// mdc
module mdc (clk, rst_n, start, A, B, out, done);
input clk, rst_n, start;
input [7:0] A, B;
output reg [7:0] out;
output reg done;
reg [1:0] state;
reg [7:0] A_aux, B_aux;
localparam IDLE = 2'b00;
localparam SUBTRACT = 2'b01;
localparam FINISHED = 2'b10;
always @(posedge clk or negedge rst_n) begin
    if (!rst_n) begin
        state <= IDLE;
        out <= 0;
        done <= 0;
    end else begin
        done <= 0;
        case (state)
            IDLE: begin
                state <= IDLE;
                if (start) begin
                    state <= SUBTRACT;
                    A_aux <= A;
                    B_aux <= B;
                end
            end
            SUBTRACT: begin
                state <= SUBTRACT;
                if (A_aux > B_aux)
                    A_aux <= A_aux - B_aux;
                else if (B_aux > A_aux)
                    B_aux <= B_aux - A_aux;
                else
                    state <= FINISHED;
            end
            FINISHED: begin
                state <= IDLE;
                done <= 1;
                out <= A_aux;
            end
            default: state <= IDLE;
        endcase
    end
end
endmodule
export LEC_CHECK = 0
export CAP_MARGIN = 20
export CORE_MARGIN = 2
export CORE_UTILIZATION = 40
export CTS_BUF_LIST = sky130_fd_sc_hd__clkbuf_16
export GPL_ROUTABILITY_DRIVEN = 0
export PLACE_DENSITY_LB_ADDON = 0.0
export SLEW_MARGIN = 20
create_clock -name core_clock -period 4.0 [get_ports {clk}]
run.sh (not shown) runs the stock make flow with config.mk's settings and CLKGATE_MAP_FILE=.
The baseline finished with timing, DRC and antenna clean.
Then changed:
Settings changed: CORE_UTILIZATION 40 to 63, GPL_ROUTABILITY_DRIVEN 0 to unset, PLACE_DENSITY_LB_ADDON 0.0 to unset.
Clock period 4.0 ns to 2.27 ns, I/O delays scaled along.
What happened:
- clock power climbs by 41%
- combinational power climbs by 140%
- total power climbs by 99%
- hold slack gets worse by 0.0037 ns
- clock skew drops by 0.0051 ns
- setup slack gets worse by 1.1 ns
- critical path depth drops by 1
- fmax climbs by 28%
- routed wire length climbs by 14%
Then changed:
Settings changed: CORE_UTILIZATION 63 to 72, CTS_CLUSTER_SIZE set to 98.
Clock period 2.27 ns to 4.03 ns, I/O delays scaled along.
Outcome: Cell area came out lower by about 11%. Hold slack is better by 0.0048 ns. Total power came out lower by about 50%. Clock power came out lower by about 43%. Worst setup slack is better by 0.96 ns. Non-clock buffer count came out lower by 19. Wire length came out lower by about 8%. Utilization stays flat.
Then changed:
Settings changed: CAP_MARGIN 20 to 35, CORE_ASPECT_RATIO set to 0.5, CTS_CLUSTER_DIAMETER set to 396, CTS_CLUSTER_SIZE 98 to 10, SETUP_SLACK_MARGIN set to 1.18.
What happened: Power came out higher by about 1.7%; maximum frequency came out higher by about 14%; clock skew came out higher by 0.0035 ns; setup slack gets better by 0.38 ns.
Then changed:
Settings changed: ABC_AREA set to 1, CAP_MARGIN 35 to 20, CORE_ASPECT_RATIO 0.5 to unset, CTS_CLUSTER_DIAMETER 396 to unset, CTS_CLUSTER_SIZE 10 to unset, SETUP_SLACK_MARGIN 1.18 to unset.
Clock period 4.03 ns to 2.27 ns, I/O delays scaled along.
Effect: Now the flow aborted during 5_1_grt with GRT-0232; die area shrinks by a few percent; synthesized cell count went up by about a fifth; synthesized area went down by a few percent.
Then changed:
Settings changed: ABC_AREA 1 to unset, CORE_UTILIZATION 72 to 43, HOLD_SLACK_MARGIN set to 0.23.
Clock period 2.27 ns to 4.0 ns, I/O delays scaled along.
Outcome: The changed run finished with timing, DRC and antenna clean; synthesized cell count goes down by about a fifth; synthesized area goes up by a few percent; die area goes up by well over a third.


run A:
Starting RTL as in the previous note.
Settings: LEC_CHECK=0, CAP_MARGIN=35, CORE_ASPECT_RATIO=0.5, CORE_MARGIN=2, CORE_UTILIZATION=72, CTS_BUF_LIST=sky130_fd_sc_hd__clkbuf_16, CTS_CLUSTER_DIAMETER=396, CTS_CLUSTER_SIZE=98, SETUP_SLACK_MARGIN=1.0, SLEW_MARGIN=20; clock period 3.51 ns.
Every stage of the flow completed for run A, and the final layout passed the timing, DRC and antenna checks.
--- input diff run A..run B ---
# run A
export LEC_CHECK = 0
export CAP_MARGIN = 35
export CORE_ASPECT_RATIO = 0.5
export CORE_MARGIN = 2
export CORE_UTILIZATION = 72
export CTS_BUF_LIST = sky130_fd_sc_hd__clkbuf_16
export CTS_CLUSTER_DIAMETER = 396
export CTS_CLUSTER_SIZE = 98
export SETUP_SLACK_MARGIN = 1.0
export SLEW_MARGIN = 20
create_clock -name core_clock -period 3.51 [get_ports {clk}]
# run B
export LEC_CHECK = 0
export CAP_MARGIN = 40
export CORE_MARGIN = 2
export CORE_UTILIZATION = 68
export CTS_BUF_LIST = sky130_fd_sc_hd__clkbuf_16
export SLEW_MARGIN = 20
create_clock -name core_clock -period 2.15 [get_ports {clk}]
## What came out
- As far as hold buffer count at CTS goes, run A and run B are indistinguishable; the numbers are identical.
- Summary of run B over run A: post-CTS setup repair buffer count now sits higher, and-or/or-and share of the synthesized area now sits at about the same level, post-detailed-placement cell area now sits higher, number of H-tree branching levels now sits at about the same level, chip area now sits higher.
- Run B never completed; the flow aborted with a tool error in 5_1_grt.
- [compare] base=run A new=run B: register bit total from synthesis roughly the same, die extent in x has decreased, initial standard-cell utilization of the core fell 4.3 points.
For run C, these inputs were changed with respect to run B:
# run B
export LEC_CHECK = 0
export CAP_MARGIN = 40
export CORE_MARGIN = 2
export CORE_UTILIZATION = 68
export CTS_BUF_LIST = sky130_fd_sc_hd__clkbuf_16
export SLEW_MARGIN = 20
create_clock -name core_clock -period 2.15 [get_ports {clk}]
# run C
export LEC_CHECK = 0
export CAP_MARGIN = 40
export CORE_MARGIN = 2
export CORE_UTILIZATION = 68
export CTS_BUF_LIST = sky130_fd_sc_hd__clkbuf_16
export SLEW_MARGIN = 20
create_clock -name core_clock -period 2.16 [get_ports {clk}]
- Run C is listed as incomplete: the tool reported an error in 5_1_grt and the run ended there.
- Between run B and run C, the number of buffers created by CTS figures differ only marginally.
- Between run C and run B, final weighted congestion in routability-driven placement is lower for run C, run B comes in above that.
- Run C vs run B: total half-perimeter wirelength after legalization and detailed placement down by a few percent
- Setup slack after placement was higher in run C than in run B.
Here is what was changed in the inputs of run D compared with run C.
# run C
export LEC_CHECK = 0
export CAP_MARGIN = 40
export CORE_MARGIN = 2
export CORE_UTILIZATION = 68
export CTS_BUF_LIST = sky130_fd_sc_hd__clkbuf_16
export SLEW_MARGIN = 20
create_clock -name core_clock -period 2.16 [get_ports {clk}]
# run D
export LEC_CHECK = 0
export CAP_MARGIN = 0
export CORE_MARGIN = 2
export CORE_UTILIZATION = 66
export CTS_BUF_LIST = sky130_fd_sc_hd__clkbuf_16
export SLEW_MARGIN = 20
create_clock -name core_clock -period 2.15 [get_ports {clk}]
Results
Stage in which a tool error killed run D: 5_1_grt. Run C did not make it past 5_1_grt, where a tool error ended it. Post-cts resize count: run D < run C. Comparing run D and run C, the higher setup slack at placement was measured on run C. The TritonCTS sink count was comparable across run D and run C. Between run D and run C, it is run D whose final RePlAce weighted congestion is higher, by about 8%. On run D: effective utilization at floorplan is 1.2 points lower than what run C gave.
Input changes introduced in run E (baseline for comparison: run D):
# run D
export LEC_CHECK = 0
export CAP_MARGIN = 0
export CORE_MARGIN = 2
export CORE_UTILIZATION = 66
export CTS_BUF_LIST = sky130_fd_sc_hd__clkbuf_16
export SLEW_MARGIN = 20
create_clock -name core_clock -period 2.15 [get_ports {clk}]
# run E
export LEC_CHECK = 0
export CAP_MARGIN = 20
export CORE_MARGIN = 2
export CORE_UTILIZATION = 40
export CTS_BUF_LIST = sky130_fd_sc_hd__clkbuf_16
export SLEW_MARGIN = 20
create_clock -name core_clock -period 4.0 [get_ports {clk}]
[summary]
Run E ended with every stage complete and zero timing, DRC or antenna violations. From run D to run E, area after synthesis did not move at all. Compare run D and run E | floorplan core density lower: run E. Run E vs. run D: core outline area has increased; die extent in x has increased.
No activity file was given, so power comes from the tool's default toggle rates.
